v55:
==> flow/design.v (excerpt) <==
module ahb_lite_fir_filter(
    input clk,
          n_rst,
    input logic hsel,
    input logic [3:0] haddr,
    input logic hsize,
    input logic [1:0] htrans,
    input logic hwrite,
    input logic [15:0] hwdata,
    output logic [15:0] hrdata,
    output logic hresp
);
logic [15:0] fir_out, sample_data, fir_coefficient;
logic [1:0] coefficient_num;
logic processed, err, modwait, data_ready, new_coefficient_set, load_coeff, clear_new_coefficient;
ahb_lite_slave AHB (.clk(clk), 
                    .n_rst(n_rst),
                    .fir_out(fir_out),
                    .modwait(modwait),
                    .err(err),
                    .sample_data(sample_data),
                    .data_ready(data_ready),
                    .fir_coefficient(fir_coefficient),
                    .new_coefficient_set(new_coefficient_set),
                    .coefficient_num(coefficient_num),
                    .clear_new_coefficient(clear_new_coefficient),
                    .hsel(hsel),
                    .htrans(htrans),
                    .haddr(haddr),
                    .hsize(hsize),
                    .hwrite(hwrite),
                    .hwdata(hwdata),
                    .hrdata(hrdata),
                    .hresp(hresp),
                    .processed(processed));
coefficient_loader CFL  (.clk(clk),
                        .n_reset(n_rst),
                        .new_coefficient_set(new_coefficient_set),
                        .modwait(modwait),
  ...
Size in the first run: roughly 3500 cells after synthesis, about 420 flip-flops, about 44 I/O pins.
export LEC_CHECK = 0
export CAP_MARGIN = 20
export CELL_PAD_IN_SITES_DETAIL_PLACEMENT = 0
export CELL_PAD_IN_SITES_GLOBAL_PLACEMENT = 0
export CORE_MARGIN = 4
export CORE_UTILIZATION = 45
export GPL_ROUTABILITY_DRIVEN = 0
export GPL_TIMING_DRIVEN = 0
export MAX_ROUTING_LAYER = met5
export PLACE_DENSITY_LB_ADDON = 0.18
export SETUP_SLACK_MARGIN = -0.55
export SLEW_MARGIN = 35
create_clock -name core_clock -period 6.15 [get_ports {clk}]
run.sh (not shown) runs the stock make flow with config.mk's settings and CLKGATE_MAP_FILE=.
[v55] flow finished | final checks: failed | reasons: negative setup slack
### v55 -> v48
- changing CORE_MARGIN from 4 to 2
- removing CELL_PAD_IN_SITES_GLOBAL_PLACEMENT (formerly 0)
- changing SETUP_SLACK_MARGIN from -0.55 to 2.36
- removing GPL_ROUTABILITY_DRIVEN (formerly 0)
- removing GPL_TIMING_DRIVEN (formerly 0)
- removing MAX_ROUTING_LAYER (formerly met5)
- changing SLEW_MARGIN from 35 to 20
- changing CORE_UTILIZATION from 45 to 67
- removing PLACE_DENSITY_LB_ADDON (formerly 0.18)
- removing CELL_PAD_IN_SITES_DETAIL_PLACEMENT (formerly 0)
- changing the clock period (ns, I/O delays scaled along) from 6.15 to 8.88
No stage failed in v48, and the final checks on the layout all came back clean. In v48, the global-route usage came out 16 points above the value in v55. In v48, the switching part of the total power came out 1.1 points below the value in v55. v48 vs. v55: final critical-path required period saw an increase, sequential share of layout area saw a decrease. Utilization of the core after routing: v48 higher than v55. NOTE: maximum number of pins on one net before global-route repair in v48 exceeds that of v55. End of the critical path = FF.D1.RF.regs_matrix[13][7]: v48; end of the critical path = FF.D1.RF.regs_matrix[4][13]: v55.
Setup changes, v48 to v33
- a change of CORE_UTILIZATION from 67 to 40
- an added PLACE_DENSITY_LB_ADDON of 0.26
- a deleted SETUP_SLACK_MARGIN that had been 2.36
- an added GPL_ROUTABILITY_DRIVEN of 0
- an added CTS_CLUSTER_DIAMETER of 148
- a change of the clock period (ns, I/O delays scaled along) from 8.88 to 9.0
Notes after the runs:
- v33 ended up with a lower wire length on met2 than v48 did.
- | clock network power | v33 vs v48 | about 7% higher |
- [v33] sequential power share fell 1.7 points relative to v48
### v33 -> v34
- setting SETUP_SLACK_MARGIN to 1.07 for the first time
- changing CORE_UTILIZATION from 40 to 72
- removing PLACE_DENSITY_LB_ADDON (formerly 0.26)
- setting CTS_CLUSTER_SIZE to 97 for the first time
- removing GPL_ROUTABILITY_DRIVEN (formerly 0)
- setting PLACE_DENSITY to 0.38 for the first time
- changing CTS_CLUSTER_DIAMETER from 148 to 356
- changing the clock period (ns, I/O delays scaled along) from 9.0 to 4.86
The log for v34 ends in 5_1_grt with error GRT-0232, so the run never completed.
Reported for v34 and v33, sequential element share of the synthesized area turned out identical to the last digit.
Summary of v34 over v33: setup slack at placement fell 3.67 ns, width of the die fell about 25%, synthesized chip area reported by yosys about even.
From v33 to v34 the numbers moved as follows: number of buffers created by CTS decreased by 39 relative to the old numbers, effective utilization at floorplan increased by 33 points relative to the old numbers, CTS H-tree depth decreased by 1 relative to the old numbers, die size decreased by 44% relative to the old numbers.
Diff v34 and v33: detailed placer's ending HPWL lower in v33
What v33 reported for cell row count has to be multiplied by 0.74 to get the figure for v34.
Input changes introduced in v51 (baseline for comparison: v34):
- changing CTS_CLUSTER_SIZE from 97 to 29
- removing SETUP_SLACK_MARGIN (formerly 1.07)
- removing PLACE_DENSITY (formerly 0.38)
- removing CTS_CLUSTER_DIAMETER (formerly 356)
- setting PLACE_DENSITY_LB_ADDON to 0.21 for the first time
- changing SLEW_MARGIN from 20 to 35
- setting CELL_PAD_IN_SITES_GLOBAL_PLACEMENT to 0 for the first time
- setting GPL_TIMING_DRIVEN to 1 for the first time
- setting MAX_ROUTING_LAYER to met5 for the first time
- setting GPL_ROUTABILITY_DRIVEN to 1 for the first time
- changing the clock period (ns, I/O delays scaled along) from 4.86 to 4.76
==> results <==
- v51 did not finish; a tool error ended it in 5_1_grt.
- Re starting utilization of the core area: no difference whatsoever between v51 and v34.
- v34 → v51: CTS buffer count rose 38, number of placed cells counting well taps held steady, area of the mapped netlist now sits at about the same level.
- v34 → v51: post-detailed-placement cell area held; post-cts gate resize count went up 52%; number of buffers inserted to repair setup after CTS went up 48.
- Compared with v34, v51 shows setup slack after placement higher by 0.025 ns.
- Deepest clock path buffer count came out exactly the same in v51 and v34.

* * *

ahb_lite_fir_filter again, from the RTL that the note above started with.
## ahb_lite_fir_filter
module ahb_lite_fir_filter(
    input clk,
          n_rst,
    input logic hsel,
    input logic [3:0] haddr,
    input logic hsize,
    input logic [1:0] htrans,
    input logic hwrite,
    input logic [15:0] hwdata,
    output logic [15:0] hrdata,
    output logic hresp
);
clock: 4.02 ns
lec_check: 0
cap_margin: 20
cell_pad_in_sites_global_placement: 0
core_aspect_ratio: 0.9
core_margin: 2
core_utilization: 72
cts_cluster_size: 29
gpl_routability_driven: 1
gpl_timing_driven: 1
max_routing_layer: met5
place_density_lb_addon: 0.21
setup_slack_margin: -0.3
slew_margin: 35
The first run aborted during global routing on GRT-0232.
==> next run, changes <==
- CELL_PAD_IN_SITES_GLOBAL_PLACEMENT: 0 -> not set
- CORE_ASPECT_RATIO: 0.9 -> not set
- CTS_CLUSTER_DIAMETER: not set -> 391
- CTS_CLUSTER_SIZE: 29 -> 98
- GPL_ROUTABILITY_DRIVEN: 1 -> not set
- GPL_TIMING_DRIVEN: 1 -> not set
- MAX_ROUTING_LAYER: met5 -> not set
- PLACE_DENSITY_LB_ADDON: 0.21 -> not set
- SETUP_SLACK_MARGIN: -0.3 -> not set
- SLEW_MARGIN: 35 -> 20
- clock period: 4.02 -> 4.86 ns (I/O delays scaled with it)
The new run died in global routing with GRT-0232.
Synthesized area stays the same.
Die size barely changes.
Synthesized cell count stays the same.
==> next run, changes <==
- ABC_AREA: not set -> 0
- CORE_UTILIZATION: 72 -> 67
- CTS_CLUSTER_DIAMETER: 391 -> 375
- CTS_CLUSTER_SIZE: 98 -> 22
- HOLD_SLACK_MARGIN: not set -> -0.08
- SETUP_SLACK_MARGIN: not set -> 1.23
- clock period: 4.86 -> 4.77 ns (I/O delays scaled with it)
Effect:
- The changed run died in global routing on ODB-0269
- synthesized cell count stays the same
- area after synthesis is unchanged
- die size increases by 7.3%
==> next run, changes <==
- ABC_AREA: 0 -> not set
- CORE_UTILIZATION: 67 -> 58
- CTS_CLUSTER_DIAMETER: 375 -> not set
- CTS_CLUSTER_SIZE: 22 -> not set
- HOLD_SLACK_MARGIN: -0.08 -> not set
- SETUP_SLACK_MARGIN: 1.23 -> not set
- clock period: 4.77 -> 4.86 ns (I/O delays scaled with it)
Now the flow completed and failed the layout checks on setup timing.
Area after synthesis stays the same.
Die area rises by 15%.
Synthesized cell count stays the same.

* * *

Starting RTL as in the previous note.
Settings: LEC_CHECK=0, ABC_AREA=1, CAP_MARGIN=30, CELL_PAD_IN_SITES_GLOBAL_PLACEMENT=1, CORE_ASPECT_RATIO=0.96, CORE_MARGIN=2, CORE_UTILIZATION=63, CTS_CLUSTER_DIAMETER=254, GPL_ROUTABILITY_DRIVEN=0, GPL_TIMING_DRIVEN=0, HOLD_SLACK_MARGIN=0.25, PLACE_DENSITY_LB_ADDON=0.12, SLEW_MARGIN=20, TNS_END_PERCENT=30; clock period 12.0 ns.
The starting point ended with an error in 3_1_place_gp_skip_io.
Change:
Settings changed: ABC_AREA 1 to not set, CAP_MARGIN 30 to 20, CELL_PAD_IN_SITES_GLOBAL_PLACEMENT 1 to not set, CORE_ASPECT_RATIO 0.96 to not set, CORE_UTILIZATION 63 to 64, CTS_CLUSTER_DIAMETER 254 to not set, GPL_ROUTABILITY_DRIVEN 0 to not set, GPL_TIMING_DRIVEN 0 to not set, HOLD_SLACK_MARGIN 0.25 to not set, PLACE_DENSITY_LB_ADDON 0.12 to not set, TNS_END_PERCENT 30 to not set.
Clock period 12.0 ns to 7.84 ns, I/O delays scaled along.
Effect: The new run completed, yet does not pass: setup timing; area after synthesis came out lower by 1.3%; die size came out lower by 2.8%; synthesized cell count came out lower by 20%.
Change:
Settings changed: CORE_UTILIZATION 64 to 40.
Clock period 7.84 ns to 12.0 ns, I/O delays scaled along.
With this change the flow completed with no timing, DRC or antenna violations.
Routed wire length shrinks by roughly a tenth.
Synthesized cell count stays the same.
Sequential cell count stays the same.
Cell area shrinks by roughly a tenth.
Final cell count shrinks slightly.
Non-clock buffer count shrinks by 431.
First-iteration DRC count shrinks by a quarter to a third.
Setup slack improved by 2.7 ns.
Via count shrinks by roughly a tenth.
Change:
Settings changed: CORE_UTILIZATION 40 to 72.
Clock period 12.0 ns to 10.0 ns, I/O delays scaled along.
Effect: Synthesized cell count stays the same; final area goes down by 1.5%; hold slack gains 0.0031 ns; area after synthesis stays the same.
Power and IR drop assume default switching activity.
